==> flow/design.v (excerpt) <==
module ALU (
    input Clk,
    input Reset,
    input [7:0] operand_A, operand_B,
    input [3:0] Sel,
    output [7:0] Out,
    output [3:0] Flag);
    reg [7:0] Result;
    reg [3:0] FlagCpy;
    reg [7:0] nResult;
    reg [3:0] nFlag;
    reg [8:0] extendResult;
    reg [15:0] extendResult1;
    assign Out = Result;
    assign Flag = FlagCpy;
    always @(*)
    begin
        nResult = Result;
        nFlag = FlagCpy;
        extendResult = 9'd0;
        extendResult1 = 16'd0;
        case(Sel)
            4'h0:
                begin
                    extendResult = operand_A + operand_B;
                    if(extendResult >> 8 == 1)
                        nFlag = nFlag | 4'b0010;
                    else
                        nResult = extendResult[7:0];
                end
            4'h1:
                begin
                    if(operand_A < operand_B)
  ...
Size: roughly 6600 um^2 of cells after synthesis.
==> flow/config.mk <==
export PLATFORM = sky130hd
export DESIGN_NAME = ALU
export DESIGN_NICKNAME = ALU
export VERILOG_FILES = /design/flow/design.v
export SDC_FILE = /design/flow/constraint.sdc
export NUM_CORES = 4
export LEC_CHECK = 0
export CAP_MARGIN = 10
export CORE_MARGIN = 2
export CORE_UTILIZATION = 72
export CTS_CLUSTER_DIAMETER = 25
export GPL_TIMING_DRIVEN = 1
export HOLD_SLACK_MARGIN = -0.1
export MAX_ROUTING_LAYER = met5
export PLACE_DENSITY = 0.64
export SETUP_SLACK_MARGIN = 2.34
export SLEW_MARGIN = 20
export TNS_END_PERCENT = 80
==> flow/constraint.sdc <==
create_clock -name core_clock -period 11.7 [get_ports {Clk}]
set_input_delay 2.3400 -clock core_clock [delete_from_list [all_inputs] [get_ports {Clk}]]
set_output_delay 2.3400 -clock core_clock [all_outputs]
set_load 0.01 [all_outputs]
run.sh (not shown) runs the stock make flow with config.mk's settings and CLKGATE_MAP_FILE=.
The starting point died in global routing (5_1_grt) with GRT-0232.
Change:
- CTS_CLUSTER_DIAMETER: 25 -> not set
- PLACE_DENSITY: 0.64 -> 0.65
- SETUP_SLACK_MARGIN: 2.34 -> -0.9
- clock period: 11.7 -> 12.3 ns (I/O delays scaled with it)
What happened: This time the run reached the layout checks and failed them: setup timing; synthesized cell count stays the same; die size is unchanged; synthesized area does not change.
Change:
- CORE_ASPECT_RATIO: not set -> 0.5
- CORE_UTILIZATION: 72 -> 30
- GPL_ROUTABILITY_DRIVEN: not set -> 0
- HOLD_SLACK_MARGIN: -0.1 -> not set
- TNS_END_PERCENT: 80 -> 100
- clock period: 12.3 -> 17.0 ns (I/O delays scaled with it)
Now the flow finished with timing, DRC and antenna clean.
Non-clock buffer count went down by 69.
Cell count goes up by 12%.
Synthesized cell count does not change.
Hold slack loses 0.0083 ns.
Clock skew hardly moves.
Power shrinks by about 40%.
Sequential share of layout area came out higher by 0.21 points.
Change:
- CORE_ASPECT_RATIO: 0.5 -> not set
- CORE_UTILIZATION: 30 -> 70
- CTS_CLUSTER_DIAMETER: not set -> 40
- CTS_CLUSTER_SIZE: not set -> 32
- GPL_ROUTABILITY_DRIVEN: 0 -> not set
- HOLD_SLACK_MARGIN: not set -> -0.1
- TNS_END_PERCENT: 100 -> 80
- clock period: 17.0 -> 11.8 ns (I/O delays scaled with it)
With this change the flow completed and failed the layout checks on setup timing.
Utilization grows by 53 points.
Die size shrinks by 56%.
Global-route usage grows by 29 points.
Routed wire length grows by 42%.
Synthesized cell count stays the same.
Total power grows by 76%.
Cell count shrinks by 9.4%.
Design area grows by 9.6%.
Non-clock buffer count grows by 77.
Worst setup slack degrades by 2.2 ns.

========
oak:
Starting RTL as in the previous note.
==> flow/design.v (excerpt) <==
module ALU (
    input Clk,
    input Reset,
    input [7:0] operand_A, operand_B,
    input [3:0] Sel,
    output [7:0] Out,
    output [3:0] Flag);
make LEC_CHECK=0 CAP_MARGIN=10 CORE_MARGIN=2 CORE_UTILIZATION=72 CTS_CLUSTER_DIAMETER=27 GPL_TIMING_DRIVEN=1 HOLD_SLACK_MARGIN=-0.1 MAX_ROUTING_LAYER=met5 PLACE_DENSITY=0.64 SETUP_SLACK_MARGIN=3.28 SLEW_MARGIN=20 TNS_END_PERCENT=80 finish   # period 11.7 ns
oak: it failed with a tool error in 5_1_grt, so there are no final results.
The inputs of pine differ from those of oak as listed below.
# oak
export LEC_CHECK = 0
export CAP_MARGIN = 10
export CORE_MARGIN = 2
export CORE_UTILIZATION = 72
export CTS_CLUSTER_DIAMETER = 27
export GPL_TIMING_DRIVEN = 1
export HOLD_SLACK_MARGIN = -0.1
export MAX_ROUTING_LAYER = met5
export PLACE_DENSITY = 0.64
export SETUP_SLACK_MARGIN = 3.28
export SLEW_MARGIN = 20
export TNS_END_PERCENT = 80
create_clock -name core_clock -period 11.7 [get_ports {Clk}]
# pine
export LEC_CHECK = 0
export CAP_MARGIN = 10
export CORE_MARGIN = 2
export CORE_UTILIZATION = 72
export GPL_TIMING_DRIVEN = 1
export MAX_ROUTING_LAYER = met4
export PLACE_DENSITY = 0.37
export SETUP_SLACK_MARGIN = 0.47
export SLEW_MARGIN = 20
export TNS_END_PERCENT = 80
create_clock -name core_clock -period 9.28 [get_ports {Clk}]
### Flow results
pine never completed; the flow aborted with a tool error in 5_1_grt. NOTE: count of cells resized by post-cts repair in pine falls short of that of oak. Re total cells reported by yosys after synthesis: no difference whatsoever between pine and oak. oak and pine ended up with roughly the same average footprint of a synthesized cell. When pine is set beside oak, its setup fix buffers added after clock tree synthesis turns out to be 10 smaller. Taking oak as the reference, in pine placement-stage cell area picked up an extra 0.59%; die width neither gained nor lost much; synthesized area neither gained nor lost much.
Changes in birch relative to pine:
# pine
export LEC_CHECK = 0
export CAP_MARGIN = 10
export CORE_MARGIN = 2
export CORE_UTILIZATION = 72
export GPL_TIMING_DRIVEN = 1
export MAX_ROUTING_LAYER = met4
export PLACE_DENSITY = 0.37
export SETUP_SLACK_MARGIN = 0.47
export SLEW_MARGIN = 20
export TNS_END_PERCENT = 80
create_clock -name core_clock -period 9.28 [get_ports {Clk}]
# birch
export LEC_CHECK = 0
export CAP_MARGIN = 20
export CORE_MARGIN = 2
export CORE_UTILIZATION = 58
export SLEW_MARGIN = 20
create_clock -name core_clock -period 13.0 [get_ports {Clk}]
### Flow results
- pine → birch: placed wire-length estimate now smaller; async set-or-reset flop fraction in the synthesized netlist comparable.
- pine got as far as 5_1_grt, where a tool error ended the run.
- Both conditions hold for birch: the flow ran to the end and the final layout passed the timing, design-rule and antenna checks.
- Post-CTS setup repair buffer count on birch is down relative to pine.

========
Setup of red:
The RTL this note starts from:
==> flow/design.v <==
module ALU (
    input Clk,
    input Reset,
    input [7:0] operand_A, operand_B,
    input [3:0] Sel,
    output [7:0] Out,
    output [3:0] Flag);
    reg [7:0] Result;
    reg [3:0] FlagCpy;
    reg [7:0] nResult;
    reg [3:0] nFlag;
    reg [8:0] extendResult;
    reg [15:0] extendResult1;
    assign Out = Result;
    assign Flag = FlagCpy;
    always @(*)
    begin
        nResult = Result;
        nFlag = FlagCpy;
        extendResult = 9'd0;
        extendResult1 = 16'd0;
        case(Sel)
            4'h0:
                begin
                    extendResult = operand_A + operand_B;
                    if(extendResult >> 8 == 1)
                        nFlag = nFlag | 4'b0010;
                    else
                        nResult = extendResult[7:0];
                end
            4'h1:
                begin
                    if(operand_A < operand_B)
                        nFlag = nFlag | 4'b1000;
                    else
                        nResult = operand_A - operand_B;
                end
            4'h2:
                begin
                    extendResult1 = operand_A * operand_B;
                    if(extendResult1 >> 8 != 0)
                        nFlag = nFlag | 4'b0100;
                    else
                        nResult = operand_A * operand_B;
                    if(nResult == 0)
                        nFlag = nFlag | 4'b0001;
                end
            4'h3:
                begin
                    if(operand_A < operand_B)
                        nFlag = nFlag | 4'b1000;
                    else if(operand_B == 0)
                        nResult = 8'hFF;
                    else
                        nResult = operand_A / operand_B;
                    if(nResult == 0)
                        nFlag = nFlag | 4'b0001;
                end
            4'h4:
                begin
                extendResult1 = operand_A << operand_B;
                if(operand_B > 8 || (operand_A==1&&operand_B==8))
                    nFlag = nFlag | 4'b0010;
                else
                    begin
                    extendResult1 = operand_A << operand_B;
                    if(extendResult1 << 8 != 0)
                        nFlag = nFlag | 4'b0010;
                    else
                        nResult = operand_A << operand_B;
                    end
                if(nResult == 0)
                    nFlag = nFlag | 4'b0001;
                end
            4'h5:
                begin
                nResult = operand_A >> operand_B;
                if(nResult == 0)
                    nFlag = nFlag | 4'b0001;
                if(operand_B > 8 || (operand_B == 8 && operand_A==1) || (operand_B==7&&(operand_A == 2 || operand_A==3)) || operand_B==6&&(operand_A<=7&&operand_A>=4) || operand_B==5&&(operand_A<=15&&operand_A>=8) || operand_B==4&&(operand_A<=31&&operand_A>=16))
                    nFlag = nFlag | 4'b1000;
                end
            4'h6:
                begin
                nResult = operand_A & operand_B;
                if(nResult == 0)
                    nFlag = nFlag | 1;
                end
            4'h7:
                begin
                nResult = operand_A | operand_B;
                if(nResult == 0)
                    nFlag = nFlag | 1;
                end
            4'h8:
                begin
                nResult = operand_A ^ operand_B;
                if(nResult == 0)
                    nFlag = nFlag | 1;
                end
            4'h9:
                begin
                nResult = ~(operand_A ^ operand_B);
                if(nResult == 0)
                    nFlag = nFlag | 1;
                end
            4'hA:
                begin
                nResult = ~(operand_A & operand_B);
                if(nResult == 0)
                    nFlag = nFlag | 1;
                end
            4'hB:
                begin
                nResult = ~(operand_A | operand_B);
                if(nResult == 0)
                    nFlag = nFlag | 1;
                end
            default:
                nResult = 8'h00;
        endcase
    end
    always @(posedge Clk, posedge Reset)
    begin
        if(Reset) begin
            Result <= 8'h00;
            FlagCpy <= 4'b0000;
        end else begin
            Result <= nResult;
            FlagCpy <= nFlag;
        end
    end
endmodule
==> flow/config.mk <==
export PLATFORM = sky130hd
export DESIGN_NAME = ALU
export DESIGN_NICKNAME = ALU
export VERILOG_FILES = /design/flow/design.v
export SDC_FILE = /design/flow/constraint.sdc
export NUM_CORES = 4
export LEC_CHECK = 0
export CAP_MARGIN = 20
export CORE_MARGIN = 2
export CORE_UTILIZATION = 66
export CTS_CLUSTER_DIAMETER = 40
export SLEW_MARGIN = 20
==> flow/constraint.sdc <==
create_clock -name core_clock -period 8.56 [get_ports {Clk}]
set_input_delay 1.7120 -clock core_clock [delete_from_list [all_inputs] [get_ports {Clk}]]
set_output_delay 1.7120 -clock core_clock [all_outputs]
set_load 0.01 [all_outputs]
red failed in global routing (5_1_grt) with GRT-0232.
Edits applied to the flow inputs when going from red to blue:
# red
export LEC_CHECK = 0
export CAP_MARGIN = 20
export CORE_MARGIN = 2
export CORE_UTILIZATION = 66
export CTS_CLUSTER_DIAMETER = 40
export SLEW_MARGIN = 20
create_clock -name core_clock -period 8.56 [get_ports {Clk}]
# blue
export LEC_CHECK = 0
export ABC_AREA = 1
export CAP_MARGIN = 20
export CORE_MARGIN = 2
export CORE_UTILIZATION = 58
export PLACE_DENSITY_LB_ADDON = 0.06
export SLEW_MARGIN = 20
create_clock -name core_clock -period 9.28 [get_ports {Clk}]
Among red and blue, the run that stopped before the end is red, and it is the only one.
No final results exist for red, since it was stopped by error GRT-0232 during global routing (5_1_grt).
From the logs: blue reached the end of the flow and failed the layout checks with setup timing.
Summary of blue over red: share of synthesized area occupied by flip-flops and latches dropped 0.36 points; cell count after placement now larger; count of distinct cell types in the synthesized netlist -34; total of buffers placed on input and output ports shows no meaningful change.
blue has total die size above what red had.
blue vs. red: sum of net half-perimeters after detailed placement saw a decrease; synthesized area per cell saw a decrease.
red -> blue: number of standard-cell rows in the floorplan increased by more than 10%
blue against red: synthesized cell count went up about 34%; area fraction in mux cells went down by 5.6 points.
Power is estimated from default activity; no workload was simulated.
